File: run.sh
#!/bin/bash
# the make line also repeats each setting of config.mk as NAME=value (left out here)
make -C /OpenROAD-flow-scripts/flow DESIGN_CONFIG=/design/flow/config.mk WORK_HOME=/design/flow/orfs CLKGATE_MAP_FILE= finish
File: config.mk
export PLATFORM = sky130hd
export DESIGN_NAME = my_chip
export DESIGN_NICKNAME = my_chip
export VERILOG_FILES = /design/flow/design.v
export SDC_FILE = /design/flow/constraint.sdc
export NUM_CORES = 4
export LEC_CHECK = 0
export ABC_AREA = 1
export CAP_MARGIN = 15
export CELL_PAD_IN_SITES_DETAIL_PLACEMENT = 0
export CORE_MARGIN = 2
export CORE_UTILIZATION = 72
export CTS_CLUSTER_DIAMETER = 398
export CTS_CLUSTER_SIZE = 72
export MAX_ROUTING_LAYER = met4
export PLACE_DENSITY_LB_ADDON = 0.03
export SETUP_SLACK_MARGIN = -0.1
export SLEW_MARGIN = 0
export TNS_END_PERCENT = 45
File: constraint.sdc
create_clock -name core_clock -period 3.13 [get_ports {clock}]
set_input_delay 0.6260 -clock core_clock [delete_from_list [all_inputs] [get_ports {clock}]]
set_output_delay 0.6260 -clock core_clock [all_outputs]
set_load 0.01 [all_outputs]
File: design.v
module ChipInterface #(parameter FRE = 25000000, parameter DEBOUNCE = FRE / 100) (
    input logic clock,
    input logic confirm,
    input logic clear,
    input logic algorithm_select_mode,
    input reset,
    input logic enter0, enter1,
    output logic [5:0] led
  );
  logic confirm_sync, clear_sync, enter0_sync, enter1_sync, algorithm_select_mode_sync;
  logic enter0_valid_press, enter1_valid_press, clear_valid_press, confirm_valid_press, algorithm_select_mode_valid_press;
  logic [11:0] password_current, password_next;
  logic [11:0] password_ref;
  logic [5:0] OTP;
  logic change_current, change_next;
  logic [31:0] cnt_current, cnt_next;
  logic [1:0] wrong_password_time_current, wrong_password_time_next;
  logic algorithm_selet_current, algorithm_selet_next;
  logic [2:0] algorithm_mode_current, algorithm_mode_next;
  password_generator password_generator_inst(
    .clock(clock),
    .reset(reset),  
    .algorithm_select(algorithm_mode_current),
    .OTP(OTP), 
    .password(password_ref));
  FF2_Synchronizer confirm_sync_ (
    .clock(clock),
    .button(confirm),
    .sync_button(confirm_sync)
  );
  FF2_Synchronizer clear_sync_ (
    .clock(clock),
    .button(clear),
    .sync_button(clear_sync)
  );
  FF2_Synchronizer enter0_sync_ (
    .clock(clock),
    .button(enter0),
    .sync_button(enter0_sync)
  );
  FF2_Synchronizer enter1_sync_ (
    .clock(clock),
    .button(enter1),
    .sync_button(enter1_sync)
  );
  FF2_Synchronizer algorithm_select_mode_sync_ (
    .clock(clock),
    .button(algorithm_select_mode),
    .sync_button(algorithm_select_mode_sync)
  );
  button_handler #(.COUNT_MAX(DEBOUNCE)) confirm_valid(.clock(clock), .reset(reset), .btn(confirm_sync), .valid_press(confirm_valid_press));
  button_handler #(.COUNT_MAX(DEBOUNCE)) clear_valid(.clock(clock), .reset(reset), .btn(clear_sync), .valid_press(clear_valid_press));
  button_handler #(.COUNT_MAX(DEBOUNCE)) enter0_valid(.clock(clock), .reset(reset), .btn(enter0_sync), .valid_press(enter0_valid_press));
  button_handler #(.COUNT_MAX(DEBOUNCE)) enter1_valid(.clock(clock), .reset(reset), .btn(enter1_sync), .valid_press(enter1_valid_press));
  button_handler #(.COUNT_MAX(DEBOUNCE)) algorithm_select_mode_valid(.clock(clock), .reset(reset), .btn(algorithm_select_mode_sync), .valid_press(algorithm_select_mode_valid_press));
  OTP_generator inst_OTP_generator(.clock(clock), .reset(reset), .change(change_current), .OTP(OTP));
  typedef enum logic [2:0] {IDLE = 3'b000, 
                            TIMEOUT = 3'b001, 
                            INPUT = 3'b010, 
                            VERIFY = 3'b011, 
                            PASS = 3'b100, 
                            FAIL = 3'b101, 
                            LOCK = 3'b110,
                            ALGO_SELECT = 3'b111} state_t;
  state_t current_state, next_state;
  always_ff @(posedge clock or posedge reset) begin 
    if(reset) begin
      current_state <= IDLE;
      password_current <= 0;
      change_current <= 0;
      wrong_password_time_current <= 0;
      algorithm_selet_current <= 0;
      algorithm_mode_current <= 0;
      cnt_current <= 0;
    end
    else begin
      current_state <= next_state;
      password_current <= password_next;
      change_current <= change_next;
      wrong_password_time_current <= wrong_password_time_next;
      algorithm_selet_current <= algorithm_selet_next;
      algorithm_mode_current <= algorithm_mode_next;
      cnt_current <= cnt_next;
    end
  end
  always_comb begin
    case(current_state)
      IDLE: begin
        wrong_password_time_next = wrong_password_time_current;
        algorithm_mode_next = algorithm_mode_current;
        if(cnt_current == 60 * FRE -1) begin
          next_state = TIMEOUT;
          password_next = 0;
          change_next = 1;
          algorithm_selet_next = 0;
          cnt_next = 0;
        end
        else if(algorithm_select_mode_valid_press) begin
            algorithm_selet_next = 1;
            next_state = INPUT;
            change_next = 0;
            password_next = 0;
            cnt_next = 0;
        end
        else if(enter0_valid_press)begin
           cnt_next = 0;
           next_state = INPUT;
           password_next = {password_current[10:0],1'b0};
           change_next = 0;
           algorithm_selet_next = 0;
        end 
        else if(enter1_valid_press)begin
           cnt_next = 0;
           next_state = INPUT;
           password_next = {password_current[10:0],1'b1};
           change_next = 0;
           algorithm_selet_next = 0;
        end 
        else begin
          cnt_next = cnt_current + 1;
          next_state = IDLE;
          password_next = 0;
          change_next = 0;
          algorithm_selet_next = 0;
        end
      end
      TIMEOUT: begin
        next_state = IDLE;
        wrong_password_time_next = wrong_password_time_current;
        cnt_next = cnt_current + 1;
        password_next = 0;
        change_next = 0;
        algorithm_selet_next = 0;
        algorithm_mode_next = algorithm_mode_current;
      end
      INPUT:begin
        wrong_password_time_next = wrong_password_time_current;
        cnt_next = 0;
        change_next = 0;
        algorithm_selet_next = algorithm_selet_current;
        algorithm_mode_next = algorithm_mode_current;
        if(confirm_valid_press) begin
           next_state = VERIFY;
           password_next = password_current;
        end
        else if(clear_valid_press) begin
           next_state = INPUT;
           password_next = 0;
        end
        else if(enter0_valid_press) begin
           next_state = INPUT;
           password_next = {password_current[10:0],1'b0};
        end 
        else if(enter1_valid_press)begin
           next_state = INPUT;
           password_next = {password_current[10:0],1'b1};
        end
        else begin
          next_state = INPUT;
          password_next = password_current;
        end
      end
      VERIFY: begin
        cnt_next = 0;
        password_next = 0;
        change_next = 0;
        algorithm_selet_next = algorithm_selet_current;
        algorithm_mode_next = algorithm_mode_current;
        if(password_current == password_ref) begin
            next_state = PASS;
            wrong_password_time_next = wrong_password_time_current;
        end
        else begin
            next_state = FAIL;
            wrong_password_time_next = wrong_password_time_current + 1;
        end
      end
      PASS: begin
        wrong_password_time_next = wrong_password_time_current;
        password_next = 0;
        algorithm_selet_next = algorithm_selet_current;
        algorithm_mode_next = algorithm_mode_current;
        if(cnt_current == 6 * FRE) begin
          if(algorithm_selet_current == 1) begin
              next_state = ALGO_SELECT;
              change_next = 0;
          end
          else begin
              next_state = IDLE;
              change_next = 1;
          end
          cnt_next = 0;
        end 
        else begin
          cnt_next = cnt_current + 1;
          next_state = PASS;
          change_next = 0;
        end
      end
      ALGO_SELECT : begin
        password_next = 0;
        cnt_next = 0;
        algorithm_selet_next = 0;
        wrong_password_time_next = wrong_password_time_current;
        if(confirm_valid_press) begin
           next_state = IDLE;
           algorithm_mode_next = algorithm_mode_current;
           change_next = 1;
        end
        else if(clear_valid_press) begin
           next_state = ALGO_SELECT;
           algorithm_mode_next = 0;
           change_next = 0;
        end
        else if(enter0_valid_press) begin
           next_state = ALGO_SELECT;
           algorithm_mode_next = {algorithm_mode_current[1:0],1'b0};
           change_next = 0;
        end 
        else if(enter1_valid_press)begin
           next_state = ALGO_SELECT;
           algorithm_mode_next = {algorithm_mode_current[1:0],1'b1};
           change_next = 0;
        end
        else begin
           next_state = ALGO_SELECT;
           algorithm_mode_next = algorithm_mode_current;
           change_next = 0;
        end
      end
      FAIL: begin
        algorithm_mode_next = algorithm_mode_current;
        wrong_password_time_next = wrong_password_time_current;
        password_next = 0;
        algorithm_selet_next = 0;
        if(cnt_current == 6 * FRE) begin
          change_next = 1;
          cnt_next = 0;
          next_state = LOCK;
        end 
        else begin
          cnt_next = cnt_current + 1;
          next_state = FAIL;
          change_next = 0;
        end
      end
      LOCK: begin
         algorithm_mode_next = algorithm_mode_current;
         cnt_next = cnt_current + 1;
         wrong_password_time_next = wrong_password_time_current;
         password_next = 0;
         algorithm_selet_next = 0;
         if(wrong_password_time_current == 1) begin
            if(cnt_current == 15 * FRE) begin
              next_state = IDLE;
              change_next = 1;
              cnt_next = 0;
            end
            else begin
              next_state = LOCK;
              change_next = 0;
            end
         end
         else if (wrong_password_time_current == 2) begin
            if(cnt_current == 30 * FRE) begin
              next_state = IDLE;
              change_next = 1;
              cnt_next = 0;
            end
            else begin
               next_state = LOCK;
              change_next = 0;
            end 
         end
         else begin
            if(cnt_current == 60 * FRE) begin
                 next_state = IDLE;
                 change_next = 1;
                 cnt_next = 0;
            end
            else begin
              next_state = LOCK;
              change_next = 0;
            end
         end
      end
    endcase
  end
  always_ff @(posedge clock or posedge reset) begin
    if(reset) led <= 6'b0;
    else if(current_state == PASS) led <= 6'b111111;
    else if(current_state == ALGO_SELECT) begin
        led <= {4'b0, algorithm_mode_current};
    end
    else if(current_state == FAIL) begin
    if ((cnt_current >= FRE*1 && cnt_current < FRE*2) || 
        (cnt_current >= FRE*3 && cnt_current < FRE*4) || 
        (cnt_current >= FRE*5 && cnt_current < FRE*6))
        led <= 6'b0; 
    else
        led <= 6'b111111; 
    end
    else if(current_state == LOCK) led <= 6'b101010;
    else led <= OTP;
  end
endmodule
module password_generator(
    input logic clock,
    input logic reset,  
    input logic [2:0] algorithm_select,
    input logic [5:0] OTP,
    output logic [11:0] password
);
  always_ff @(posedge clock or posedge reset) begin
      if(reset) begin
          password <= 0;
      end
      else begin
        case(algorithm_select)
            3'd0: password <= OTP * 2 + 1;                    
            3'd1: password <= (OTP << 2) ^ 12'hA3; 
            3'd2: password <= (OTP * 3) + (OTP >> 1);         
            3'd3: password <= ~(OTP * 5) & 12'hFFF;           
            3'd4: password <= (OTP * OTP) % 4096;             
            3'd5: password <= ((OTP << 3) - OTP) ^ 12'h3C3;   
            3'd6: password <= {OTP[2:0], OTP[5:3]} + 12'h55A; 
            3'd7: password <= (OTP * 9) & 12'hFFF;            
        endcase
      end
  end
endmodule
module OTP_generator(
    input logic clock,
    input logic change,
    input reset,
    output logic [5:0] OTP 
);
    logic [5:0] lfsr;
    always_ff @(posedge clock or posedge reset) begin
        if (reset)
            lfsr <= 6'b101101;  
        else if (change)
            lfsr <= {lfsr[4:0], lfsr[5] ^ lfsr[3]};
    end
    assign OTP = lfsr;
endmodule
module button_handler (
    input  logic clock,        
    input  logic reset,
    input  logic btn,         
    output logic valid_press  
);
    parameter COUNT_MAX = 250_000;
    logic btn_pre;
    logic [$clog2(COUNT_MAX):0] count;
    logic armed;
    always_ff @(posedge clock or posedge reset) begin
        if (reset)
            btn_pre <= 0;
        else
            btn_pre <= btn;
    end
    always_ff @(posedge clock or posedge reset) begin
        if (reset) begin
            count <= 0;
            valid_press <= 0;
            armed <= 1;
        end else begin
            valid_press <= 0;  
            if (btn && btn_pre) begin  
                if (armed) begin
                    if (count < COUNT_MAX - 1) begin
                        count <= count + 1;
                    end else begin
                        valid_press <= 1;  
                        armed <= 0;        
                        count <= 0;
                    end
                end
            end else begin
                count <= 0;
                if (!btn) 
                    armed <= 1; 
            end
        end
    end
endmodule
module FF2_Synchronizer(
  input logic clock,
  input logic button,
  output logic sync_button
);
  logic [1:0] button_dff;
  always_ff @(posedge clock) begin
    button_dff[0] <= button;
    button_dff[1] <= button_dff[0];
  end
  assign sync_button = button_dff[1];
endmodule
`default_nettype none
module my_chip (
    input logic [11:0] io_in,  
    output logic [11:0] io_out,  
    input logic clock,
    input logic reset  
);
    ChipInterface #(.FRE(25000)) chipInterface_inst(
        .clock(clock),
        .confirm(io_in[0]),
        .clear(io_in[1]),
        .algorithm_select_mode(io_in[2]),
        .reset(reset),
        .enter0(io_in[3]), 
        .enter1(io_in[4]),
        .led(io_out[5:0])
    );
    assign io_out[11:6] = 6'b0;
endmodule
==> results of run 1 <==
==> metal layers <==
layer | global-route usage, % | up-vias | wire length (um)
li1 | - | 4487 | -
met1 | 50.6 | 4521 | 11300
met2 | 57.0 | 514 | 12700
met3 | 6.23 | 83 | 2200
met4 | 12.1 | 0 | 650
met5 | - | - | 0
==> what timing repair did <==
item | CTS | global route
endpoints found under the setup margin | 7 | 7
pin swaps | 13 | 19
gates resized | 14 | 29
setup buffers | 4 | 0
==> stage by stage <==
step | cell area (um^2) | setup slack, ps
finish | 11400 | -419
CTS | 11300 | -350
global route | 11400 | -509
global placement | 10700 | -396
detailed placement | 10700 | -445
floorplan | 10300 | -496
==> area by class of cell <==
type,count,area [um^2],area share (%)
Timing Repair Buffer,46,412,3.60
Multi-Input combinational cell,971,5700,49.8
Clock buffer,19,453,3.96
Sequential cell,153,3790,33.1
Clock inverter,13,131,1.15
Tap cell,180,225,1.97
Inverter,195,736,6.43
==> flow_summary.toml, run 1 <==
# implementation run metrics
[routing]
diodes = 0
drc_errors = 0
detail_route.wl_per_cell_um = 17.1
finalWirelength_um = 26900
antenna_left = 0
drtPass1Iterations = 6
drt_iter0_markers = 1161
num_vias = 9605
via_per_inst = 6.09

[final_timing]
relSlewSlack_pct = 51.9
finalSetupTns_ps = -2530
tightest_slew_ps = 715
layout_min_cycle_time_ps = 3550
fin_crit_sh_pct = 113
rsz0062_at_grt = "true"
fmax_mhz = 282
drv_slew = 0
hold_viol = 0
finalSetupViolCount = 7
holdWs_ps = 328
finalWorstSetupSlack_ps = -419
skew_ps = 13.6

[setup_path]
r2r_slack_ps = -420
path_delay_family = "adder cells"
regToRegStartpoint = "chipInterface_inst.inst_OTP_generator.lfsr[2]"
crit_required_ps = 3410
criticalPathCategory = "reg2reg"
cp-startpoint = "chipInterface_inst.inst_OTP_generator.lfsr[2]"
worst-path-stages = 16
crit_path_end_kind = "flop"
cp_num_buf_inv = 3
cp_max_fo = 5
slowest_delay_ps = 560
cp.arrival_ps = 3830
crit_chain = "buf_4 > ha_1 > fa_1 > xnor2_1 > xor2_1 > inv_1 > fa_1 > inv_1 > ha_4 > nand2_1 > nor3_2 > nand2_1 > o211ai_1 > a21oi_1 > o21ai_1 > nand4_1"
r2r_cells = 16
cp_slowest_cell = "dfstp_2"
startpoint_type = "flop"

[placed_design]
dp_cells = 1541
place_hpwl_um = 18700
portBuffers = 12
globalplace.congestion = 0.987

[global_route]
grt_max_degree = 68
antenna_found_initial = 0
grt_pass1_wl_um = 42800
grt_pass1_vias = 8903
grt_usage_pct = 37.1
grt-ovfl-total = 0

[final_layout]
stdcell_count = 1577
utilization_pct = 82.5
area_delta_synth_final_pct = 11.8
nets = 1475
nFillCells = 884

[pwr]
p_clk_w = 0.00206
seqPwrFrac_pct = 48.4
swShare_pct = 23.5
p_seq_w = 0.00200
p_leak_nw = 5.53
comb-power_w = 0.0000763
top_power_group = "clock"
powerDensity_mw_per_mm2 = 362
vdd_drop_max_mv = 0.582
finalPower_w = 0.00414
pwr-share-clk_pct = 49.8
combPwrFrac_pct = 1.8
internal-power_w = 0.00317
p_sw_w = 0.000972

[worst_hold_path]
hold_path_startpoint = "chipInterface_inst.enter1_sync_.button_dff[0]"
min_path_type = "reg2reg"
hold_end = "chipInterface_inst.enter1_sync_.button_dff[1]"
min_path_cells = 0

[floorplanning]
rows = 43
chipArea_mm2 = 0.0152
die_h_um = 123
initCoreUtil_pct = 73.8
core_mm2 = 0.0139
ios = 26
die_width_um = 123

[yosys]
ys.flop_type = "dfrtp_1"
avgSynthCellArea_um2 = 7.63
topCombFamilyByArea = "simple AND/OR/NAND/NOR gates"
synth_area_mm2 = 0.0102
synthArstFlopShare_pct = 93.5
most_common_cell = "nand2_1"
ys_cells = 1342
synth.area.top_cells = "dfrtp_1, nand2_1, ha_1, inv_1, nor2_1"
synth_cells = 1342
top_area_share_pct = 32.5
yosysSeqAreaShare_pct = 37.0
edf_count = 0
synthAoiAreaFrac_pct = 11.5
synth_cell_types = 54
yosysChipArea_mm2 = 0.0102
ys_sh_xor_pct = 4.79
synth-warning-count = 5
synth-seq-cells = 153
top_cells_by_count = "nand2_1, inv_1, nor2_1, dfrtp_1, nand3_1"
ys_sh_mux_pct = 0
top_area_cell = "dfrtp_1"
ys_sh_simple_pct = 27.3
adder_share_pct = 10.6

[status]
status = "failed layout checks"
violations = "setup timing"

[clock_network]
clock-sinks = 153
clk_path_buf_depth = 2
cts_tree = "done"
htree_levels = 4
cts_root_buf = "clkbuf_16"
clk_latency_ps = 430
ctsHoldBuffers = 0
clk_pin_slew_worst_paths_ps = 70
cts_buffers = 17

[flow_run]
warning_count = 58
cap_viol_max_count = 0
==> run 2, diff against run 1 <==
CAP_MARGIN = 20   (was 15)
CELL_PAD_IN_SITES_DETAIL_PLACEMENT = unset   (was 0)
CTS_CLUSTER_DIAMETER = 142   (was 398)
HOLD_SLACK_MARGIN = -0.04   (was unset)
MAX_ROUTING_LAYER = unset   (was met4)
PLACE_DENSITY_LB_ADDON = 0.28   (was 0.03)
SETUP_SLACK_MARGIN = unset   (was -0.1)
TNS_END_PERCENT = unset   (was 45)
==> run 2 against run 1 <==
  * The layout still fails its checks (setup timing)
  * Non-clock buffer count is 2 lower
  * Synthesized area did not move
  * Flip-flop count unchanged
  * Synthesized cell count unchanged
  * First-iteration DRC count down 1.6%
  * Highest routed layer unchanged
==> flow_summary.toml, run 2 <==
# implementation run metrics
[setup_path]
r2r_cells = 16
cp_max_fo = 4
path_delay_family = "adder cells"
regToRegStartpoint = "chipInterface_inst.inst_OTP_generator.lfsr[2]"
crit_chain = "buf_4 > ha_4 > fa_1 > xnor2_2 > xor2_1 > inv_1 > fa_1 > inv_1 > ha_4 > nand2_1 > nor3_2 > nand2_1 > o211ai_1 > a21oi_1 > o21ai_1 > nand4_1"
cp_slowest_cell = "dfstp_4"
worst-path-stages = 16
cp.arrival_ps = 3850
cp_num_buf_inv = 3
slowest_delay_ps = 640
cp-startpoint = "chipInterface_inst.inst_OTP_generator.lfsr[2]"
r2r_slack_ps = -440
crit_path_end_kind = "flop"
crit_required_ps = 3420
criticalPathCategory = "reg2reg"
startpoint_type = "flop"

[pwr]
combPwrFrac_pct = 1.9
p_seq_w = 0.00200
swShare_pct = 23.9
internal-power_w = 0.00305
p_sw_w = 0.000957
p_clk_w = 0.00193
powerDensity_mw_per_mm2 = 352
comb-power_w = 0.0000763
pwr-share-clk_pct = 48.1
p_leak_nw = 5.47
top_power_group = "sequential cells"
vdd_drop_max_mv = 0.499
seqPwrFrac_pct = 50.0

[routing]
antenna_left = 0
via_per_inst = 6.00
drt_iter0_markers = 1142
num_vias = 9456
detail_route.wl_per_cell_um = 16.7
drc_errors = 0
finalWirelength_um = 26300
drtPass1Iterations = 5
diodes = 0

[clock_network]
cts_buffers = 17
clk_pin_slew_worst_paths_ps = 70
htree_levels = 4
cts_root_buf = "clkbuf_16"
cts_tree = "done"
clock-sinks = 153
ctsHoldBuffers = 0
clk_latency_ps = 430
clk_path_buf_depth = 2

[worst_hold_path]
min_path_cells = 0
min_path_type = "reg2reg"
hold_end = "chipInterface_inst.enter1_sync_.button_dff[1]"
hold_path_startpoint = "chipInterface_inst.enter1_sync_.button_dff[0]"

[yosys]
avgSynthCellArea_um2 = 7.63
synth.area.top_cells = "dfrtp_1, nand2_1, ha_1, inv_1, nor2_1"
synthArstFlopShare_pct = 93.5
edf_count = 0
topCombFamilyByArea = "simple AND/OR/NAND/NOR gates"
top_area_share_pct = 32.5
synth_area_mm2 = 0.0102
ys_sh_xor_pct = 4.79
synth-seq-cells = 153
synth_cells = 1342
most_common_cell = "nand2_1"
adder_share_pct = 10.6
ys.flop_type = "dfrtp_1"
top_area_cell = "dfrtp_1"
ys_sh_simple_pct = 27.3
synth-warning-count = 5
top_cells_by_count = "nand2_1, inv_1, nor2_1, dfrtp_1, nand3_1"
yosysSeqAreaShare_pct = 37.0
synthAoiAreaFrac_pct = 11.5
yosysChipArea_mm2 = 0.0102
synth_cell_types = 54
ys_sh_mux_pct = 0
ys_cells = 1342

[floorplanning]
initCoreUtil_pct = 73.8
rows = 43
ios = 26
chipArea_mm2 = 0.0152
die_h_um = 123
die_width_um = 123
core_mm2 = 0.0139

[global_route]
met2_usage_pct = 56.7
grt_use_met1_pct = 49.7
antenna_found_initial = 0
grt_max_degree = 68
grt_usage_pct = 36.3
top_usage_layer = "met2"
grt-ovfl-total = 0
grtUsageMet3_pct = 10.0
grt_pass1_vias = 9010
grt_pass1_wl_um = 43000

[placed_design]
place_hpwl_um = 19100
placed_area_mm2 = 0.0107
globalplace.congestion = 0.989
portBuffers = 12

[flow_run]
warning_count = 58
cap_viol_max_count = 0

[final_timing]
drv_slew = 0
holdWs_ps = 329
layout_min_cycle_time_ps = 3570
finalWorstSetupSlack_ps = -435
skew_ps = 9.23
tightest_slew_ps = 790
fmax_mhz = 280
fin_crit_sh_pct = 114
relSlewSlack_pct = 46.9
hold_viol = 0
finalSetupViolCount = 7
rsz0062_at_grt = "true"

[status]
violations = "setup timing"
status = "failed layout checks"

[final_layout]
utilization_pct = 82.0
nets = 1473
finalInstanceArea_mm2 = 0.0114
area_delta_synth_final_pct = 11.1
==> run 2: timing repair <==
action	CTS	global route
setup buffers	0	0
setup endpoints to repair	7	7
pin swaps	6	5
endpoints found under the hold margin	0	0
resized	7	17
==> run 2: final cells by class <==
type | instances | area, um^2
clock inverters | 13 | 111
flip-flops and latches | 153 | 3790
multi-input cells | 971 | 5680
repair buffers | 44 | 397
fillers | 910 | 2500
inverters | 195 | 736
well taps | 180 | 225
clock buffers | 19 | 433
==> run 2: through the flow <==
stage / setup TNS (ps) / power (W) / instances / worst slack [ps]
after global placement: -2150 / 0.00212 / 1543 / -380
after detailed placement: -2790 / 0.00212 / 1543 / -511
after CTS: -2390 / 0.00401 / 1575 / -396
after floorplan: -1980 / 0.00209 / 1347 / -396
after global routing: -3280 / 0.00412 / 1575 / -539
final: -2420 / 0.00401 / 1575 / -435
==> run 2: layer usage <==
metal,share of wire (%),vias to the layer above
li1,-,4474
met1,43,4485
met2,46,441
met3,8.8,56
met4,2.1,0
met5,0,-
==> run 3, diff against run 2 <==
CTS_CLUSTER_DIAMETER = 27   (was 142)
CTS_CLUSTER_SIZE = 40   (was 72)
HOLD_SLACK_MARGIN = unset   (was -0.04)
PLACE_DENSITY_LB_ADDON = 0.19   (was 0.28)
SETUP_SLACK_MARGIN = 0.63   (was unset)
clock period = 2.45 ns   (was 3.13 ns; I/O delays follow)
==> run 3 against run 2 <==
  * The run now fails in global routing (5_1_grt)
  * Synthesized area did not move
  * Die area did not move
  * Synthesized cell count did not move
==> flow_summary.toml, run 3 <==
# implementation run metrics
[yosys]
top_area_share_pct = 32.5
synth.area.top_cells = "dfrtp_1, nand2_1, ha_1, inv_1, nor2_1"
synth_cell_types = 54
synth_cells = 1342
synthArstFlopShare_pct = 93.5
synthAoiAreaFrac_pct = 11.5
synth_area_mm2 = 0.0102
top_cells_by_count = "nand2_1, inv_1, nor2_1, dfrtp_1, nand3_1"
ys_sh_simple_pct = 27.3
topCombFamilyByArea = "simple AND/OR/NAND/NOR gates"
edf_count = 0
avgSynthCellArea_um2 = 7.63
ys_sh_xor_pct = 4.79
synth-warning-count = 5
yosysSeqAreaShare_pct = 37.0
ys.flop_type = "dfrtp_1"
ys_cells = 1342
most_common_cell = "nand2_1"
ys_sh_mux_pct = 0
synth-seq-cells = 153
yosysChipArea_mm2 = 0.0102
adder_share_pct = 10.6
top_area_cell = "dfrtp_1"

[placed_design]
place_hpwl_um = 19200
globalplace.congestion = 1.04
placed_area_mm2 = 0.0109
dp_slack_ps = -1110
dp_cells = 1571
portBuffers = 12

[clock_network]
htree_levels = 4
clk_path_buf_depth = 2
cts_buffers = 17
cts_root_buf = "clkbuf_16"
clock-sinks = 153
ctsHoldBuffers = 0

[floorplanning]
rows = 43
initCoreUtil_pct = 73.8
die_width_um = 123
ios = 26
die_h_um = 123
chipArea_mm2 = 0.0152
core_mm2 = 0.0139

[status]
lastStage = "global routing (5_1_grt)"
tool.error = "[ERROR GRT-0232] Routing congestion too high. Check the congestion heatmap in the GUI."
status = "did not finish"

[global_route]
grt_usage_pct = 74.1
grt-ovfl-total = 26
==> run 3: metal layers <==
metal | GRT usage, % | GRT overflow
met4 | 72.6 | 17
met3 | 58.6 | 1
met1 | 75.3 | 0
met5 | 27.4 | 0
met2 | 89.5 | 8
==> run 3: what timing repair did <==
action / in CTS
setup buffers: 28
cloned: 5
pin swaps: 41
gates resized: 140
endpoints found under the setup margin: 67
==> run 3: metrics by stage <==
step	power, W	hold slack (ps)	TNS (ps)
floorplan	0.00267	310	-6730
detailed placement	0.00270	318	-7740
global placement	0.00270	310	-7130
CTS	0.00539	329	-7800
==> run 4, diff against run 3 <==
CORE_ASPECT_RATIO = 1.39   (was unset)
CTS_CLUSTER_DIAMETER = 346   (was 27)
CTS_CLUSTER_SIZE = 10   (was 40)
HOLD_SLACK_MARGIN = 0.12   (was unset)
PLACE_DENSITY = 0.37   (was unset)
PLACE_DENSITY_LB_ADDON = unset   (was 0.19)
SETUP_SLACK_MARGIN = 1.02   (was 0.63)
SLEW_MARGIN = 20   (was 0)
TNS_END_PERCENT = 5   (was unset)
clock period = 6.6 ns   (was 2.45 ns; I/O delays follow)
==> run 4 against run 3 <==
  * The run now finishes clean
  * Synthesized cell count is the same
  * Synthesized area is the same
  * Die area is essentially flat
==> flow_summary.toml, run 4 <==
# implementation run metrics
[status]
status = "timing/DRC/antenna clean"

[placed_design]
place_hpwl_um = 18700
dp_cells = 1519
dp_slack_ps = 2580
globalplace.congestion = 0.992
portBuffers = 12

[global_route]
antenna_found_initial = 0
grt-ovfl-total = 0
top_usage_layer = "met2"
met2_usage_pct = 64.9
grt_use_met1_pct = 39.2
grt_pass1_vias = 9267
grtUsageMet3_pct = 6.58
grt_max_degree = 103
grt_pass1_wl_um = 43400
grt_usage_pct = 36.2

[clock_network]
ctsHoldBuffers = 0
cts_buffers = 17
clk_pin_slew_worst_paths_ps = 60
clk_path_buf_depth = 2
cts_setup_buffers = 0
cts_tree = "done"
ctsResizeCount = 0
cts_root_buf = "clkbuf_16"
clk_latency_ps = 440
clock-sinks = 153
htree_levels = 4

[final_layout]
comb_area_mm2 = 0.00557
nets = 1444
nFillCells = 966
register_area_mm2 = 0.00379
stdcell_count = 1551
utilization_pct = 79.3
area_delta_synth_final_pct = 8.27

[setup_path]
cp_slowest_cell = "dfrtp_1"
crit_chain = "ha_1 > inv_1 > fa_1 > fa_1 > inv_1 > fa_1 > ha_1 > nand2_1 > nand2_1 > nand2_1 > nand2_1 > nand2_1 > a31oi_1 > a21oi_1 > o21ai_0 > nand3_1"
cp_num_buf_inv = 2
r2r_cells = 16
path_delay_family = "adder cells"
cp.arrival_ps = 4380
slowest_delay_ps = 750
cp_max_fo = 14
r2r_slack_ps = 2540
crit_required_ps = 6920
cp-startpoint = "chipInterface_inst.inst_OTP_generator.lfsr[1]"
cp_common_cell = "nand2_1"
startpoint_type = "flop"
crit_path_end_kind = "flop"
worst-path-stages = 16
regToRegStartpoint = "chipInterface_inst.inst_OTP_generator.lfsr[1]"
criticalPathCategory = "reg2reg"

[yosys]
ys_sh_xor_pct = 4.79
top_area_share_pct = 32.5
synth_cell_types = 54
synth_area_mm2 = 0.0102
avgSynthCellArea_um2 = 7.63
top_cells_by_count = "nand2_1, inv_1, nor2_1, dfrtp_1, nand3_1"
topCombFamilyByArea = "simple AND/OR/NAND/NOR gates"
ys_sh_simple_pct = 27.3
ys.flop_type = "dfrtp_1"
yosysChipArea_mm2 = 0.0102
ys_cells = 1342
synth_cells = 1342
top_area_cell = "dfrtp_1"
synthArstFlopShare_pct = 93.5
ys_sh_mux_pct = 0
edf_count = 0
synth-warning-count = 5
synth.area.top_cells = "dfrtp_1, nand2_1, ha_1, inv_1, nor2_1"
yosysSeqAreaShare_pct = 37.0
adder_share_pct = 10.6
synth-seq-cells = 153
synthAoiAreaFrac_pct = 11.5
most_common_cell = "nand2_1"

[final_timing]
finalWorstSetupSlack_ps = 2540
tightest_slew_ps = 902
hold_viol = 0
finalSetupTns_ps = 0
skew_ps = 9.99
layout_min_cycle_time_ps = 4060
fin_crit_sh_pct = 61.5
finalSetupViolCount = 0
drv_slew = 0
fmax_mhz = 246
rsz0062_at_grt = "false"
relSlewSlack_pct = 39.9

[routing]
via_per_inst = 5.94
antenna_left = 0
diodes = 0
detail_route.wl_per_cell_um = 16.5
drt_iter0_markers = 809
finalWirelength_um = 25700
drc_errors = 0
drtPass1Iterations = 12
num_vias = 9208

[pwr]
powerDensity_mw_per_mm2 = 181
vdd_drop_max_mv = 0.169
comb-power_w = 0.0000339
p_seq_w = 0.000951
internal-power_w = 0.00156
seqPwrFrac_pct = 47.4
swShare_pct = 22.1
p_leak_nw = 5.35
p_clk_w = 0.00102
combPwrFrac_pct = 1.7
top_power_group = "clock"
pwr-share-clk_pct = 50.9
p_sw_w = 0.000442

[floorplanning]
ios = 26
die_h_um = 145
initCoreUtil_pct = 73.3
rows = 51
core_mm2 = 0.0140
die_width_um = 105
chipArea_mm2 = 0.0152

[flow_run]
warning_count = 59
cap_viol_max_count = 0

[worst_hold_path]
min_path_type = "reg2reg"
hold_end = "chipInterface_inst.confirm_sync_.button_dff[1]"
hold_path_startpoint = "chipInterface_inst.confirm_sync_.button_dff[0]"
min_path_cells = 0
## run 4: layer usage
layer  wire length (um)  share of wire (%)  vias up
li1                   -                  -     4423
met3               1060                4.1      129
met5                  0                  0        -
met4               1780                6.9        0
met1               9580                 37     4339
met2              13200                 52      317
## run 4: stage by stage
| stage | power, W | hold slack, ps | cell area (um^2) |
|---|---|---|---|
| global route | 0.00205 | 341 | 11100 |
| detailed placement | 0.00100 | 313 | 10500 |
| floorplan | 0.000992 | 310 | 10300 |
| CTS | 0.00200 | 327 | 11100 |
| finish | 0.00200 | 327 | 11100 |
| global placement | 0.00100 | 311 | 10500 |
## run 4: cell type report
type	instances	share of cell area, %
multi-input cells	971	50.3
flip-flops and latches	153	34.2
inverters	195	6.65
clock buffers	20	4.03
well taps	185	2.09
clock inverters	12	1.49
repair buffers	15	1.29
==> run 5, diff against run 4 <==
CORE_ASPECT_RATIO = unset   (was 1.39)
CTS_CLUSTER_DIAMETER = 399   (was 346)
CTS_CLUSTER_SIZE = unset   (was 10)
HOLD_SLACK_MARGIN = unset   (was 0.12)
PLACE_DENSITY = unset   (was 0.37)
SETUP_SLACK_MARGIN = 0.61   (was 1.02)
TNS_END_PERCENT = unset   (was 5)
clock period = 2.59 ns   (was 6.6 ns; I/O delays follow)
==> run 5 against run 4 <==
  * Now fails the layout checks on setup timing
  * Non-clock buffer count rose by 89
  * Routed wire length grew 29%
  * Critical path depth down 2
  * Power rose to 2.5 times the previous value
  * Hold slack better by 0.61 ps
  * Core utilization is 9.7 points higher
  * Synthesized cell count stayed put
  * Die area about the same
==> flow_summary.toml, run 5 <==
# implementation run metrics
[clock_network]
clock-sinks = 153
htree_levels = 4
clk_latency_ps = 440
cts_tree = "done"
clk_path_buf_depth = 2
cts_buffers = 17
clk_pin_slew_worst_paths_ps = 60
cts_root_buf = "clkbuf_16"

[global_route]
grt_pass1_wl_um = 48800
antenna_found_initial = 0
grt-ovfl-total = 0
grt_pass1_vias = 9759
grt_usage_pct = 42.0
grt_max_degree = 121

[setup_path]
r2r_cells = 14
crit_required_ps = 2950
r2r_slack_ps = -1600
slowest_delay_ps = 650
worst-path-stages = 14
path_delay_family = "adder cells"
crit_path_end_kind = "flop"
regToRegStartpoint = "chipInterface_inst.inst_OTP_generator.lfsr[2]"
criticalPathCategory = "reg2reg"
cp_slowest_cell = "dfstp_4"
cp.arrival_ps = 4550
crit_chain = "ha_4 > inv_4 > fa_2 > fa_1 > inv_1 > fa_2 > ha_4 > nand3_2 > nand2_4 > a21oi_1 > o21ai_2 > a21oi_1 > o21ai_1 > nand3_1"
startpoint_type = "flop"
cp-startpoint = "chipInterface_inst.inst_OTP_generator.lfsr[2]"
cp_max_fo = 4
cp_num_buf_inv = 2

[yosys]
most_common_cell = "nand2_1"
top_area_share_pct = 32.5
avgSynthCellArea_um2 = 7.63
adder_share_pct = 10.6
synth_cell_types = 54
ys_cells = 1342
topCombFamilyByArea = "simple AND/OR/NAND/NOR gates"
ys_sh_simple_pct = 27.3
top_cells_by_count = "nand2_1, inv_1, nor2_1, dfrtp_1, nand3_1"
ys_sh_mux_pct = 0
top_area_cell = "dfrtp_1"
synth-warning-count = 5
synth-seq-cells = 153
synth_area_mm2 = 0.0102
ys.flop_type = "dfrtp_1"
edf_count = 0
yosysChipArea_mm2 = 0.0102
yosysSeqAreaShare_pct = 37.0
synth_cells = 1342
synthAoiAreaFrac_pct = 11.5
ys_sh_xor_pct = 4.79
synthArstFlopShare_pct = 93.5
synth.area.top_cells = "dfrtp_1, nand2_1, ha_1, inv_1, nor2_1"

[final_layout]
register_area_mm2 = 0.00381
area_delta_synth_final_pct = 20.7
stdcell_count = 1639
nets = 1538
nFillCells = 675
comb_area_mm2 = 0.00610

[worst_hold_path]
min_path_cells = 0
hold_end = "chipInterface_inst.enter1_sync_.button_dff[1]"
hold_path_startpoint = "chipInterface_inst.enter1_sync_.button_dff[0]"
min_path_type = "reg2reg"

[pwr]
top_power_group = "clock"
powerDensity_mw_per_mm2 = 406
internal-power_w = 0.00386
seqPwrFrac_pct = 48.2
swShare_pct = 23.2
comb-power_w = 0.0000924
combPwrFrac_pct = 1.8
p_clk_w = 0.00251
p_sw_w = 0.00117
p_leak_nw = 5.93
pwr-share-clk_pct = 49.9
p_seq_w = 0.00242
vdd_drop_max_mv = 0.681

[floorplanning]
ios = 26
die_h_um = 123
chipArea_mm2 = 0.0152
die_width_um = 123
initCoreUtil_pct = 73.8
rows = 43
core_mm2 = 0.0139

[final_timing]
hold_viol = 0
layout_min_cycle_time_ps = 4190
fmax_mhz = 239
holdWs_ps = 328
finalSetupViolCount = 9
relSlewSlack_pct = 39.0
fin_crit_sh_pct = 162
drv_slew = 0
skew_ps = 10.2
finalWorstSetupSlack_ps = -1600
tightest_slew_ps = 909
rsz0062_at_grt = "true"

[routing]
drc_errors = 0
detail_route.wl_per_cell_um = 20.3
via_per_inst = 6.40
drtPass1Iterations = 8
num_vias = 10500
finalWirelength_um = 33200
diodes = 0
antenna_left = 0
drt_iter0_markers = 1708

[placed_design]
globalplace.congestion = 1.04
dp_cells = 1566
place_hpwl_um = 19300
portBuffers = 12

[flow_run]
cap_viol_max_count = 0
warning_count = 62

[status]
violations = "setup timing"
status = "failed layout checks"
## run 5: layout make-up
type | count | share of cell area [%]
clock buffer | 19 | 3.50
clock inverter | 12 | 1.16
inverter | 195 | 6.09
multi-input combinational | 974 | 49.4
sequential | 153 | 30.8
tap | 180 | 1.82
timing repair buffer | 104 | 7.11
timing repair inverter | 2 | 0.121
## run 5: stage by stage
stage	TNS (ps)	utilization, %	power (W)	worst slack, ps	area (um^2)
after floorplan	-5740	-	0.00253	-931	10300
after global placement	-6080	78.6	0.00255	-927	10900
after detailed placement	-6850	78.6	0.00256	-1070	10900
after CTS	-6430	85.6	0.00500	-966	11900
after global routing	-9700	89.1	0.00513	-1680	12400
final	-8800	89.1	0.00502	-1600	12400
## run 5: repair_timing
item	CTS	global route
endpoints found under the setup margin	47	63
buffers inserted	16	21
resized	63	82
gates cloned	2	3
pin swaps	29	40
hold endpoints to repair	0	0
hold buffers	0	0
## run 5: metal layers
| layer | vias up | global-route usage [%] | routed length, um |
|---|---|---|---|
| met5 | - | 1.74 | 32 |
| met4 | 2 | 19.5 | 1930 |
| met3 | 210 | 15.3 | 4220 |
| met2 | 782 | 63.5 | 14700 |
| met1 | 4882 | 53.8 | 12400 |
| li1 | 4611 | - | - |
==> run 6, diff against run 5 <==
ABC_AREA = unset   (was 1)
CORE_UTILIZATION = 66   (was 72)
CTS_CLUSTER_DIAMETER = unset   (was 399)
SETUP_SLACK_MARGIN = unset   (was 0.61)
clock period = 5.0 ns   (was 2.59 ns; I/O delays follow)
==> run 6 against run 5 <==
  * Now clean on timing, DRC and antenna
  * Routed wire length fell by 34%
  * Synthesized cell count fell by 24%
  * Worst setup slack improved by 2400 ps
  * Combinational power fell by 45%
  * Die area rose by 1.5%
  * Critical path type unchanged
==> flow_summary.toml, run 6 <==
# implementation run metrics
[clock_network]
clk_pin_slew_worst_paths_ps = 60
cts_setup_buffers = 0
clock-sinks = 153
cts_tree = "done"
clk_path_buf_depth = 2
clk_latency_ps = 430
cts_buffers = 17
cts_root_buf = "clkbuf_16"
ctsResizeCount = 0
htree_levels = 4
ctsHoldBuffers = 0

[yosys]
ys_sh_simple_pct = 19.9
synth_cell_types = 76
avgSynthCellArea_um2 = 9.30
adder_share_pct = 11.4
most_common_cell = "dfrtp_1"
yosysChipArea_mm2 = 0.00953
ys.flop_type = "dfrtp_1"
synth-warning-count = 5
synthArstFlopShare_pct = 93.5
ys_sh_mux_pct = 0.643
ys_sh_xor_pct = 6.25
synth.area.top_cells = "dfrtp_1, ha_1, o21ai_0, xnor2_1, nor2_1"
synth_cells = 1025
top_area_cell = "dfrtp_1"
synth_area_mm2 = 0.00953
top_area_share_pct = 34.9
synth-seq-cells = 153
synthAoiAreaFrac_pct = 17.1
topCombFamilyByArea = "simple AND/OR/NAND/NOR gates"
edf_count = 0
top_cells_by_count = "dfrtp_1, o21ai_0, nor2_1, nand2_1, ha_1"
yosysSeqAreaShare_pct = 39.8
ys_cells = 1025

[setup_path]
slowest_delay_ps = 760
criticalPathCategory = "reg2reg"
cp_slowest_cell = "dfstp_2"
cp_num_buf_inv = 1
crit_chain = "nand2_1 > fa_1 > fa_1 > inv_1 > fa_1 > ha_1 > a21o_1 > a21oi_1 > xnor2_1 > o21ai_0 > or4_1"
startpoint_type = "flop"
cp_max_fo = 13
crit_required_ps = 5300
cp-startpoint = "chipInterface_inst.inst_OTP_generator.lfsr[5]"
r2r_slack_ps = 760
regToRegStartpoint = "chipInterface_inst.inst_OTP_generator.lfsr[5]"
cp_common_cell = "fa_1"
path_delay_family = "adder cells"
r2r_cells = 11
cp.arrival_ps = 4540
crit_path_end_kind = "flop"
worst-path-stages = 11

[final_timing]
tightest_slew_ps = 906
drv_slew = 0
finalSetupTns_ps = 0
hold_viol = 0
layout_min_cycle_time_ps = 4240
relSlewSlack_pct = 39.1
rsz0062_at_grt = "false"
finalSetupViolCount = 0
skew_ps = 5.92
finalWorstSetupSlack_ps = 759
fin_crit_sh_pct = 84.8
fmax_mhz = 236

[final_layout]
utilization_pct = 74.2
comb_area_mm2 = 0.00530
nets = 1119
register_area_mm2 = 0.00379
area_delta_synth_final_pct = 8.98
nFillCells = 969

[pwr]
top_power_group = "clock"
seqPwrFrac_pct = 46.3
pwr-share-clk_pct = 51.8
finalPower_w = 0.00271
p_sw_w = 0.000579
p_leak_nw = 4.82
combPwrFrac_pct = 1.9
p_seq_w = 0.00126
vdd_drop_max_mv = 0.258
internal-power_w = 0.00213
powerDensity_mw_per_mm2 = 261
p_clk_w = 0.00141
swShare_pct = 21.4
comb-power_w = 0.0000504

[global_route]
antenna_found_initial = 0
grt-ovfl-total = 0
grtUsageMet3_pct = 5.45
top_usage_layer = "met2"
grt_usage_pct = 30.4
met2_usage_pct = 49.2
grt_pass1_wl_um = 36500
grt_use_met1_pct = 41.6
grt_max_degree = 77
grt_pass1_vias = 7426

[floorplanning]
ios = 26
die_h_um = 124
initCoreUtil_pct = 68.1
chipArea_mm2 = 0.0154
die_width_um = 124
core_mm2 = 0.0140
rows = 43

[flow_run]
warning_count = 57
cap_viol_max_count = 0

[routing]
via_per_inst = 6.37
drc_errors = 0
num_vias = 7783
drt_iter0_markers = 847
detail_route.wl_per_cell_um = 18.0
antenna_left = 0
finalWirelength_um = 22000
drtPass1Iterations = 6
diodes = 0

[placed_design]
portBuffers = 12
place_hpwl_um = 14900
globalplace.congestion = 0.986
dp_slack_ps = 822

[status]
status = "timing/DRC/antenna clean"

[worst_hold_path]
hold_end = "chipInterface_inst.confirm_sync_.button_dff[1]"
min_path_cells = 0
min_path_type = "reg2reg"
hold_path_startpoint = "chipInterface_inst.confirm_sync_.button_dff[0]"
[run 6: metrics by stage]
stage	hold slack [ps]	cells	instance area (um^2)
finish	326	1221	10400
global route	337	1221	10400
CTS	327	1221	10400
detailed placement	312	1189	9740
global placement	311	1189	9740
floorplan	310	1030	9550
[run 6: cell type report]
class	instances	share of cell area, %
Multi-Input combinational cell	775	51.0
Sequential cell	153	36.5
Clock buffer	21	4.43
Tap cell	180	2.17
Inverter	57	2.11
Timing Repair Buffer	24	2.02
Clock inverter	11	1.76
[run 6: layer usage]
layer / routed length (um) / up-vias
li1: - / 3647
met1: 9680 / 3809
met2: 10700 / 281
met3: 1200 / 46
met4: 435 / 0
met5: 0 / -
==> run 7, diff against run 6 <==
ABC_AREA = 1   (was unset)
CELL_PAD_IN_SITES_DETAIL_PLACEMENT = 0   (was unset)
CORE_UTILIZATION = 72   (was 66)
CTS_CLUSTER_DIAMETER = 28   (was unset)
CTS_CLUSTER_SIZE = 72   (was unset)
MAX_ROUTING_LAYER = met4   (was unset)
PLACE_DENSITY_LB_ADDON = 0.03   (was unset)
SETUP_SLACK_MARGIN = 0.29   (was unset)
TNS_END_PERCENT = 45   (was unset)
clock period = 2.48 ns   (was 5.0 ns; I/O delays follow)
==> run 7 against run 6 <==
  * Now fails the layout checks on setup timing
  * Final area increased by 15%
  * Via count grew 27%
  * Synthesized cell count grew 31%
  * Sequential power grew 100%
  * Core utilization up 12 points
  * Power is 92% higher
  * Sequential share of layout area fell by 4.8 points
  * Combinational power is 100% higher
  * Flip-flop count unchanged
  * Clock power is 83% higher
  * Synthesized area grew 7.4%
  * Critical path type unchanged
==> flow_summary.toml, run 7 <==
# implementation run metrics
[status]
status = "failed layout checks"
violations = "setup timing"

[pwr]
combPwrFrac_pct = 1.9
vdd_drop_max_mv = 0.609
swShare_pct = 25.3
powerDensity_mw_per_mm2 = 435
p_seq_w = 0.00253
internal-power_w = 0.00389
p_sw_w = 0.00132
p_clk_w = 0.00258
comb-power_w = 0.000101
p_leak_nw = 5.72
seqPwrFrac_pct = 48.5
pwr-share-clk_pct = 49.6
top_power_group = "clock"

[placed_design]
place_hpwl_um = 18900
globalplace.congestion = 1.09
portBuffers = 12
dp_cells = 1571

[clock_network]
clk_path_buf_depth = 2
htree_levels = 4
clk_pin_slew_worst_paths_ps = 70
cts_buffers = 17
cts_tree = "done"
clock-sinks = 153
clk_latency_ps = 440
cts_root_buf = "clkbuf_16"
ctsHoldBuffers = 0

[setup_path]
slowest_delay_ps = 650
worst-path-stages = 14
cp_max_fo = 4
crit_path_end_kind = "flop"
cp.arrival_ps = 4370
crit_required_ps = 2840
crit_chain = "ha_4 > inv_2 > fa_2 > fa_1 > inv_1 > fa_1 > ha_4 > nand3_2 > nand2_2 > nand2_1 > o211ai_1 > a21oi_2 > o21ai_4 > nand4_1"
regToRegStartpoint = "chipInterface_inst.inst_OTP_generator.lfsr[2]"
cp-startpoint = "chipInterface_inst.inst_OTP_generator.lfsr[2]"
criticalPathCategory = "reg2reg"
r2r_cells = 14
startpoint_type = "flop"
path_delay_family = "adder cells"
cp_slowest_cell = "dfstp_4"
cp_num_buf_inv = 2
r2r_slack_ps = -1530

[yosys]
adder_share_pct = 10.6
synthAoiAreaFrac_pct = 11.5
avgSynthCellArea_um2 = 7.63
top_area_share_pct = 32.5
synth_cells = 1342
ys_sh_simple_pct = 27.3
synthArstFlopShare_pct = 93.5
yosysChipArea_mm2 = 0.0102
ys.flop_type = "dfrtp_1"
top_area_cell = "dfrtp_1"
topCombFamilyByArea = "simple AND/OR/NAND/NOR gates"
most_common_cell = "nand2_1"
ys_sh_xor_pct = 4.79
ys_sh_mux_pct = 0
synth_cell_types = 54
synth-seq-cells = 153
ys_cells = 1342
yosysSeqAreaShare_pct = 37.0
synth_area_mm2 = 0.0102
edf_count = 0
top_cells_by_count = "nand2_1, inv_1, nor2_1, dfrtp_1, nand3_1"
synth.area.top_cells = "dfrtp_1, nand2_1, ha_1, inv_1, nor2_1"
synth-warning-count = 5

[final_timing]
fmax_mhz = 249
hold_viol = 0
skew_ps = 12.2
finalSetupViolCount = 9
layout_min_cycle_time_ps = 4010
holdWs_ps = 328
tightest_slew_ps = 744
rsz0062_at_grt = "true"
relSlewSlack_pct = 50.0
fin_crit_sh_pct = 162
finalWorstSetupSlack_ps = -1530
drv_slew = 0

[routing]
detail_route.wl_per_cell_um = 17.8
via_per_inst = 6.11
drt_iter0_markers = 1319
diodes = 0
num_vias = 9883
drtPass1Iterations = 6
drc_errors = 0
antenna_left = 0
finalWirelength_um = 28800

[floorplanning]
die_width_um = 123
die_h_um = 123
rows = 43
initCoreUtil_pct = 73.8
core_mm2 = 0.0139
ios = 26
chipArea_mm2 = 0.0152

[global_route]
grt-ovfl-total = 0
antenna_found_initial = 0
grt_usage_pct = 37.8
grt_max_degree = 47
grt_pass1_wl_um = 43200
grt_pass1_vias = 8989

[final_layout]
comb_area_mm2 = 0.00587
register_area_mm2 = 0.00380
stdcell_count = 1618
area_delta_synth_final_pct = 16.9
nFillCells = 788
nets = 1516

[worst_hold_path]
min_path_type = "reg2reg"
hold_path_startpoint = "chipInterface_inst.confirm_sync_.button_dff[0]"
min_path_cells = 0
hold_end = "chipInterface_inst.confirm_sync_.button_dff[1]"

[flow_run]
warning_count = 58
cap_viol_max_count = 0
run 7: final cells by class:
cell class	instances	area share (%)
well taps	180	1.88
repair buffers	86	6.31
multi-input cells	972	49.0
inverters	195	6.15
flip-flops and latches	153	31.7
clock inverters	14	1.34
clock buffers	18	3.59
run 7: layer usage:
metal,global-route usage (%),wire [um]
met1,50.0,11500
met2,57.5,13300
met3,8.30,2840
met4,14.1,1240
met5,-,0
run 7: per-stage QoR:
| step | util [%] | TNS [ps] | instance area (um^2) | total power, W | worst slack [ps] |
|---|---|---|---|---|---|
| 2_1_floorplan | - | -6630 | 10300 | 0.00264 | -1050 |
| 3_3_place_gp | 78.9 | -7140 | 10900 | 0.00267 | -1020 |
| 3_5_place_dp | 78.9 | -7750 | 10900 | 0.00268 | -1120 |
| 4_1_cts | 83.9 | -7300 | 11600 | 0.00521 | -1050 |
| 5_1_grt | 86.2 | -9530 | 12000 | 0.00534 | -1640 |
| 6_report | 86.2 | -8710 | 12000 | 0.00521 | -1530 |
run 7: repair_timing:
action | in CTS | in global routing
resized | 25 | 51
setup buffers | 1 | 13
endpoints found under the setup margin | 11 | 44
cloned | 0 | 1
pin swaps | 14 | 29
==> run 8, diff against run 7 <==
CELL_PAD_IN_SITES_DETAIL_PLACEMENT = unset   (was 0)
CORE_ASPECT_RATIO = 1.39   (was unset)
CTS_CLUSTER_DIAMETER = 346   (was 28)
CTS_CLUSTER_SIZE = 96   (was 72)
HOLD_SLACK_MARGIN = 0.12   (was unset)
MAX_ROUTING_LAYER = unset   (was met4)
PLACE_DENSITY = 0.39   (was unset)
PLACE_DENSITY_LB_ADDON = unset   (was 0.03)
SETUP_SLACK_MARGIN = unset   (was 0.29)
SLEW_MARGIN = 0   (was 20)
TNS_END_PERCENT = unset   (was 45)
clock period = 6.91 ns   (was 2.48 ns; I/O delays follow)
==> run 8 against run 7 <==
  * The run now finishes clean
  * Routed wire length down 10%
  * Synthesized area unchanged
  * Die area about the same
  * Flip-flop count unchanged
  * Clock skew down 1.2 ps
  * Count of clock-buffer cells in the layout up 1
  * Core utilization down 6.8 points
  * Non-clock buffer count down 70
  * Critical path depth up 1
  * Cell count down 4.1%
  * Final area down 7.3%
  * Register-to-register slack better by 4500 ps
==> flow_summary.toml, run 8 <==
# implementation run metrics
[yosys]
topCombFamilyByArea = "simple AND/OR/NAND/NOR gates"
top_cells_by_count = "nand2_1, inv_1, nor2_1, dfrtp_1, nand3_1"
yosysSeqAreaShare_pct = 37.0
top_area_cell = "dfrtp_1"
synth.area.top_cells = "dfrtp_1, nand2_1, ha_1, inv_1, nor2_1"
ys_sh_simple_pct = 27.3
ys.flop_type = "dfrtp_1"
top_area_share_pct = 32.5
adder_share_pct = 10.6
synth_cells = 1342
synth_area_mm2 = 0.0102
synthAoiAreaFrac_pct = 11.5
edf_count = 0
yosysChipArea_mm2 = 0.0102
synth-warning-count = 5
synth-seq-cells = 153
ys_sh_mux_pct = 0
synthArstFlopShare_pct = 93.5
most_common_cell = "nand2_1"
ys_sh_xor_pct = 4.79
ys_cells = 1342
synth_cell_types = 54
avgSynthCellArea_um2 = 7.63

[global_route]
grt_max_degree = 101
grt_pass1_vias = 8986
grt-ovfl-total = 0
grt_usage_pct = 35.3
grt_pass1_wl_um = 42300
antenna_found_initial = 0

[placed_design]
dp_cells = 1520
portBuffers = 12
globalplace.congestion = 1.03
place_hpwl_um = 19000
dp_slack_ps = 2960

[final_timing]
finalWorstSetupSlack_ps = 2920
drv_slew = 0
fmax_mhz = 251
rsz0062_at_grt = "false"
finalSetupTns_ps = 0
relSlewSlack_pct = 35.9
hold_viol = 0
skew_ps = 11.0
finalSetupViolCount = 0
fin_crit_sh_pct = 57.7
layout_min_cycle_time_ps = 3990
tightest_slew_ps = 953

[pwr]
pwr-share-clk_pct = 50.7
powerDensity_mw_per_mm2 = 172
p_seq_w = 0.000908
seqPwrFrac_pct = 47.6
p_sw_w = 0.000436
comb-power_w = 0.0000326
swShare_pct = 22.9
p_leak_nw = 5.35
p_clk_w = 0.000967
top_power_group = "clock"
vdd_drop_max_mv = 0.138
combPwrFrac_pct = 1.7
internal-power_w = 0.00147

[floorplanning]
die_width_um = 105
die_h_um = 145
initCoreUtil_pct = 73.3
rows = 51
ios = 26
core_mm2 = 0.0140
chipArea_mm2 = 0.0152

[setup_path]
crit_required_ps = 7240
startpoint_type = "flop"
cp_slowest_cell = "dfstp_2"
crit_path_end_kind = "flop"
worst-path-stages = 15
slowest_delay_ps = 880
r2r_slack_ps = 2920
cp-startpoint = "chipInterface_inst.inst_OTP_generator.lfsr[2]"
cp.arrival_ps = 4320
crit_chain = "ha_1 > inv_1 > fa_1 > fa_1 > inv_1 > fa_1 > ha_1 > nand3_1 > nand2_1 > o21ai_0 > nand4_1 > nor2_1 > nand3_1 > nand2_1 > inv_1"
regToRegStartpoint = "chipInterface_inst.inst_OTP_generator.lfsr[2]"
r2r_cells = 15
cp_max_fo = 21
criticalPathCategory = "reg2reg"
path_delay_family = "adder cells"
cp_num_buf_inv = 3

[routing]
antenna_left = 0
num_vias = 9196
via_per_inst = 5.93
drt_iter0_markers = 920
finalWirelength_um = 25900
drtPass1Iterations = 6
drc_errors = 0
diodes = 0
detail_route.wl_per_cell_um = 16.7

[clock_network]
clk_pin_slew_worst_paths_ps = 70
ctsHoldBuffers = 0
clk_path_buf_depth = 2
cts_setup_buffers = 0
clock-sinks = 153
cts_tree = "done"
ctsResizeCount = 0
clk_latency_ps = 440
cts_root_buf = "clkbuf_16"
htree_levels = 4
cts_buffers = 17

[final_layout]
stdcell_count = 1552
area_delta_synth_final_pct = 8.35
nets = 1445
nFillCells = 994

[status]
status = "timing/DRC/antenna clean"

[worst_hold_path]
min_path_type = "reg2reg"
hold_end = "chipInterface_inst.enter0_sync_.button_dff[1]"
min_path_cells = 0
hold_path_startpoint = "chipInterface_inst.enter0_sync_.button_dff[0]"

[flow_run]
warning_count = 59
cap_viol_max_count = 0
==> run 8: metal layers <==
metal	track usage [%]	wire, um	share of wire (%)
met5	0	0	0
met3	5.81	1300	5.0
met4	23.8	1810	7.0
met2	64.1	13400	52
met1	37.6	9380	36
==> run 8: area by class of cell <==
type | count | area, um^2 | share of cell area (%)
Multi-Input combinational cell | 971 | 5570 | 50.2
Sequential cell | 153 | 3790 | 34.2
Inverter | 195 | 737 | 6.64
Clock buffer | 19 | 453 | 4.08
Tap cell | 185 | 231 | 2.09
Clock inverter | 13 | 159 | 1.43
Timing Repair Buffer | 16 | 150 | 1.35
==> run 8: stage by stage <==
stage                     hold WS, ps  instance area (um^2)  util (%)  power [W]
after global placement            310                 10500      75.0   0.000956
after detailed placement          315                 10500      75.0   0.000957
final                             321                 11100      79.4    0.00191
after CTS                         326                 11100      79.4    0.00191
after floorplan                   310                 10300         -   0.000948
after global routing              329                 11100      79.4    0.00195
==> run 9, diff against run 8 <==
CORE_ASPECT_RATIO = unset   (was 1.39)
CTS_CLUSTER_DIAMETER = 358   (was 346)
HOLD_SLACK_MARGIN = unset   (was 0.12)
PLACE_DENSITY = 0.42   (was 0.39)
SETUP_SLACK_MARGIN = -0.36   (was unset)
SLEW_MARGIN = 20   (was 0)
TNS_END_PERCENT = 10   (was unset)
clock period = 8.16 ns   (was 6.91 ns; I/O delays follow)
==> run 9 against run 8 <==
  * Still clean
  * Cell count shrank 0.39%
  * Core utilization is 0.40 points higher
  * Power down 15%
  * Via count hardly changed
  * Critical path depth down 2
  * Clock skew barely moved
==> flow_summary.toml, run 9 <==
# implementation run metrics
[setup_path]
slowest_delay_ps = 770
cp_max_fo = 14
cp_common_cell = "fa_1"
crit_required_ps = 8430
cp.arrival_ps = 4300
r2r_slack_ps = 4130
cp_num_buf_inv = 2
worst-path-stages = 13
crit_chain = "ha_1 > inv_1 > fa_1 > fa_1 > inv_1 > fa_1 > ha_1 > nand3_1 > nand2_1 > nand2_1 > o211ai_1 > o21ai_0 > nand4_1"
r2r_cells = 13
cp-startpoint = "chipInterface_inst.inst_OTP_generator.lfsr[1]"
cp_slowest_cell = "dfrtp_1"
crit_path_end_kind = "flop"
regToRegStartpoint = "chipInterface_inst.inst_OTP_generator.lfsr[1]"
startpoint_type = "flop"
path_delay_family = "adder cells"
criticalPathCategory = "reg2reg"

[pwr]
pwr-share-clk_pct = 50.7
p_sw_w = 0.000369
p_seq_w = 0.000769
seqPwrFrac_pct = 47.6
swShare_pct = 22.9
p_clk_w = 0.000819
top_power_group = "clock"
vdd_drop_max_mv = 0.185
combPwrFrac_pct = 1.7
p_leak_nw = 5.36
powerDensity_mw_per_mm2 = 146
comb-power_w = 0.0000268
internal-power_w = 0.00125

[placed_design]
place_hpwl_um = 18200
dp_cells = 1514
globalplace.congestion = 1.00
dp_slack_ps = 4180
placed_area_mm2 = 0.0105
portBuffers = 12

[yosys]
synth_cell_types = 54
synth-warning-count = 5
adder_share_pct = 10.6
synthArstFlopShare_pct = 93.5
synth_cells = 1342
yosysSeqAreaShare_pct = 37.0
synth_area_mm2 = 0.0102
top_area_share_pct = 32.5
most_common_cell = "nand2_1"
ys_sh_mux_pct = 0
avgSynthCellArea_um2 = 7.63
topCombFamilyByArea = "simple AND/OR/NAND/NOR gates"
top_area_cell = "dfrtp_1"
edf_count = 0
yosysChipArea_mm2 = 0.0102
ys_sh_xor_pct = 4.79
synth-seq-cells = 153
synthAoiAreaFrac_pct = 11.5
ys_sh_simple_pct = 27.3
ys_cells = 1342
top_cells_by_count = "nand2_1, inv_1, nor2_1, dfrtp_1, nand3_1"
synth.area.top_cells = "dfrtp_1, nand2_1, ha_1, inv_1, nor2_1"
ys.flop_type = "dfrtp_1"

[flow_run]
cap_viol_max_count = 0
warning_count = 57

[floorplanning]
initCoreUtil_pct = 73.8
chipArea_mm2 = 0.0152
die_h_um = 123
ios = 26
core_mm2 = 0.0139
die_width_um = 123
rows = 43

[routing]
antenna_left = 0
detail_route.wl_per_cell_um = 16.6
finalWirelength_um = 25700
drt_iter0_markers = 1006
drc_errors = 0
via_per_inst = 5.95
diodes = 0
drtPass1Iterations = 6
num_vias = 9198

[global_route]
grt_pass1_vias = 8609
antenna_found_initial = 0
grt-ovfl-total = 0
grt_pass1_wl_um = 42000
grt_max_degree = 79
grt_usage_pct = 35.6

[clock_network]
clock-sinks = 153
ctsResizeCount = 0
clk_pin_slew_worst_paths_ps = 60
cts_root_buf = "clkbuf_16"
ctsHoldBuffers = 0
cts_tree = "done"
cts_buffers = 17
htree_levels = 4
clk_path_buf_depth = 2
clk_latency_ps = 440
cts_setup_buffers = 0

[worst_hold_path]
min_path_cells = 0
hold_path_startpoint = "chipInterface_inst.clear_sync_.button_dff[0]"
min_path_type = "reg2reg"
hold_end = "chipInterface_inst.clear_sync_.button_dff[1]"

[final_timing]
rsz0062_at_grt = "false"
layout_min_cycle_time_ps = 4030
relSlewSlack_pct = 28.6
tightest_slew_ps = 1060
finalWorstSetupSlack_ps = 4130
hold_viol = 0
fin_crit_sh_pct = 49.4
fmax_mhz = 248
drv_slew = 0
finalSetupTns_ps = 0
skew_ps = 11.3
finalSetupViolCount = 0
holdWs_ps = 328

[final_layout]
nFillCells = 978
area_delta_synth_final_pct = 8.16
finalInstanceArea_mm2 = 0.0111
nets = 1444
stdcell_count = 1546

[status]
status = "timing/DRC/antenna clean"
## run 9: final cells by class
type / instances / area [um^2] / share of cell area (%)
repair buffers: 15 / 143 / 1.29
clock buffers: 19 / 453 / 4.09
well taps: 180 / 225 / 2.03
flip-flops and latches: 153 / 3790 / 34.2
multi-input cells: 971 / 5570 / 50.3
clock inverters: 13 / 154 / 1.39
inverters: 195 / 737 / 6.65
## run 9: per-stage QoR
stage | util [%] | total power (W)
finish | 79.8 | 0.00161
global route | 79.8 | 0.00166
CTS | 79.8 | 0.00162
detailed placement | 75.4 | 0.000810
global placement | 75.4 | 0.000809
floorplan | - | 0.000802
## run 9: per-layer routing
layer  track usage, %  vias up  routed length (um)
met1             47.9     4243               10900
met4             15.3        0                 918
li1                 -     4412                   -
met5                0        -                   0
met3             6.00       91                1790
met2             57.2      452               12100
==> run 10, diff against run 9 <==
CTS_CLUSTER_DIAMETER = 395   (was 358)
CTS_CLUSTER_SIZE = 68   (was 96)
HOLD_SLACK_MARGIN = 0.23   (was unset)
PLACE_DENSITY = unset   (was 0.42)
PLACE_DENSITY_LB_ADDON = 0.12   (was unset)
SETUP_SLACK_MARGIN = -0.24   (was -0.36)
TNS_END_PERCENT = unset   (was 10)
clock period = 2.55 ns   (was 8.16 ns; I/O delays follow)
==> run 10 against run 9 <==
  * The layout now fails its checks (setup timing)
  * Die area unchanged
  * Maximum frequency up 14%
  * Largest power group unchanged
  * Global-route usage up 1.3 points
  * Largest cell class unchanged
  * Flip-flop count unchanged
  * Count of clock-buffer cells in the layout unchanged
  * Clock skew down 2.3 ps
  * Final area up 5.4%
  * Via count up 5.3%
  * First-iteration DRC count up 11%
  * Worst setup slack worse by 5100 ps
==> flow_summary.toml, run 10 <==
# implementation run metrics
[status]
status = "failed layout checks"
violations = "setup timing"

[yosys]
edf_count = 0
yosysChipArea_mm2 = 0.0102
synthAoiAreaFrac_pct = 11.5
topCombFamilyByArea = "simple AND/OR/NAND/NOR gates"
synth_cell_types = 54
most_common_cell = "nand2_1"
synth-warning-count = 5
top_area_cell = "dfrtp_1"
ys_sh_mux_pct = 0
synth-seq-cells = 153
synth_area_mm2 = 0.0102
synthArstFlopShare_pct = 93.5
top_cells_by_count = "nand2_1, inv_1, nor2_1, dfrtp_1, nand3_1"
ys_cells = 1342
ys_sh_xor_pct = 4.79
ys_sh_simple_pct = 27.3
synth_cells = 1342
synth.area.top_cells = "dfrtp_1, nand2_1, ha_1, inv_1, nor2_1"
yosysSeqAreaShare_pct = 37.0
ys.flop_type = "dfrtp_1"

[final_timing]
rsz0062_at_grt = "true"
relSlewSlack_pct = 41.4
finalWorstSetupSlack_ps = -989
skew_ps = 9.02
fmax_mhz = 283
tightest_slew_ps = 872
finalSetupViolCount = 9
fin_crit_sh_pct = 139
layout_min_cycle_time_ps = 3540
hold_viol = 0

[setup_path]
cp.arrival_ps = 3860
criticalPathCategory = "reg2reg"
slowest_delay_ps = 640
cp-startpoint = "chipInterface_inst.inst_OTP_generator.lfsr[2]"
cp_num_buf_inv = 2
startpoint_type = "flop"
cp_slowest_cell = "dfstp_4"
crit_required_ps = 2870
r2r_cells = 16
regToRegStartpoint = "chipInterface_inst.inst_OTP_generator.lfsr[2]"
crit_chain = "ha_4 > inv_2 > fa_2 > fa_1 > inv_1 > fa_2 > ha_4 > nand2_2 > nand2_1 > nand2_1 > nand2_2 > nand2_2 > a31oi_4 > a21oi_2 > o21ai_2 > nand3_1"
cp_common_cell = "nand2_2"
worst-path-stages = 16
cp_max_fo = 3
path_delay_family = "adder cells"
crit_path_end_kind = "flop"

[pwr]
powerDensity_mw_per_mm2 = 437
p_seq_w = 0.00246
vdd_drop_max_mv = 0.586
comb-power_w = 0.000104
swShare_pct = 23.6
internal-power_w = 0.00390
top_power_group = "clock"
p_leak_nw = 5.65
seqPwrFrac_pct = 48.3
p_clk_w = 0.00253
pwr-share-clk_pct = 49.7
p_sw_w = 0.00120

[flow_run]
cap_viol_max_count = 0

[routing]
detail_route.wl_per_cell_um = 17.0
drt_iter0_markers = 1115
num_vias = 9681
antenna_left = 0
drtPass1Iterations = 7
finalWirelength_um = 27200
diodes = 0

[floorplanning]
rows = 43
chipArea_mm2 = 0.0152
ios = 26
die_width_um = 123
die_h_um = 123
core_mm2 = 0.0139

[final_layout]
comb_area_mm2 = 0.00572
area_delta_synth_final_pct = 14.0
nets = 1498
utilization_pct = 84.1
nFillCells = 877
register_area_mm2 = 0.00379

[placed_design]
dp_slack_ps = -1030
place_hpwl_um = 19000
portBuffers = 12
globalplace.congestion = 0.970

[global_route]
grt_usage_pct = 36.9
antenna_found_initial = 0
grt-ovfl-total = 0
grt_pass1_wl_um = 43500
grt_pass1_vias = 9164
grt_max_degree = 36

[clock_network]
clk_path_buf_depth = 2
clk_latency_ps = 440
clk_pin_slew_worst_paths_ps = 60
cts_buffers = 17
clock-sinks = 153
htree_levels = 4
cts_root_buf = "clkbuf_16"
cts_tree = "done"

[worst_hold_path]
min_path_type = "reg2reg"
min_path_cells = 0
hold_path_startpoint = "chipInterface_inst.enter1_sync_.button_dff[0]"
[run 10: cell type report]
type | instances | share of cell area, %
multi-input combinational | 971 | 49.0
sequential | 153 | 32.5
inverter | 195 | 6.30
timing repair buffer | 69 | 5.25
clock buffer | 19 | 3.88
tap | 180 | 1.93
clock inverter | 13 | 1.10
[run 10: repair_timing]
| item | CTS | global route |
|---|---|---|
| hold buffers | 0 | 0 |
| pin swaps | 7 | 20 |
| endpoints found under the setup margin | 8 | 9 |
| buffers inserted | 0 | 4 |
| gates resized | 8 | 24 |
| endpoints found under the hold margin | 0 | 0 |
[run 10: metal layers]
layer  up-vias  GRT usage [%]  share of wire (%)  routed length (um)
met5         -              0                  0                   0
met4         0           15.3                3.0                 815
met3        93           8.30                9.1                2480
met2       516           60.1                 48               12900
met1      4551           47.8                 40               10900
li1       4521              -                  -                   -
[run 10: through the flow]
step | total power [W] | setup TNS, ps | area [um^2] | hold WS (ps) | instances
finish | 0.00510 | -7030 | 11700 | 328 | 1600
global route | 0.00521 | -8040 | 11700 | 332 | 1600
CTS | 0.00510 | -7030 | 11500 | 327 | 1596
detailed placement | 0.00261 | -7080 | 10900 | 312 | 1564
global placement | 0.00260 | -6360 | 10900 | 310 | 1564
floorplan | 0.00257 | -6040 | 10300 | 310 | 1347
Power is estimated from default activity; no workload was simulated.
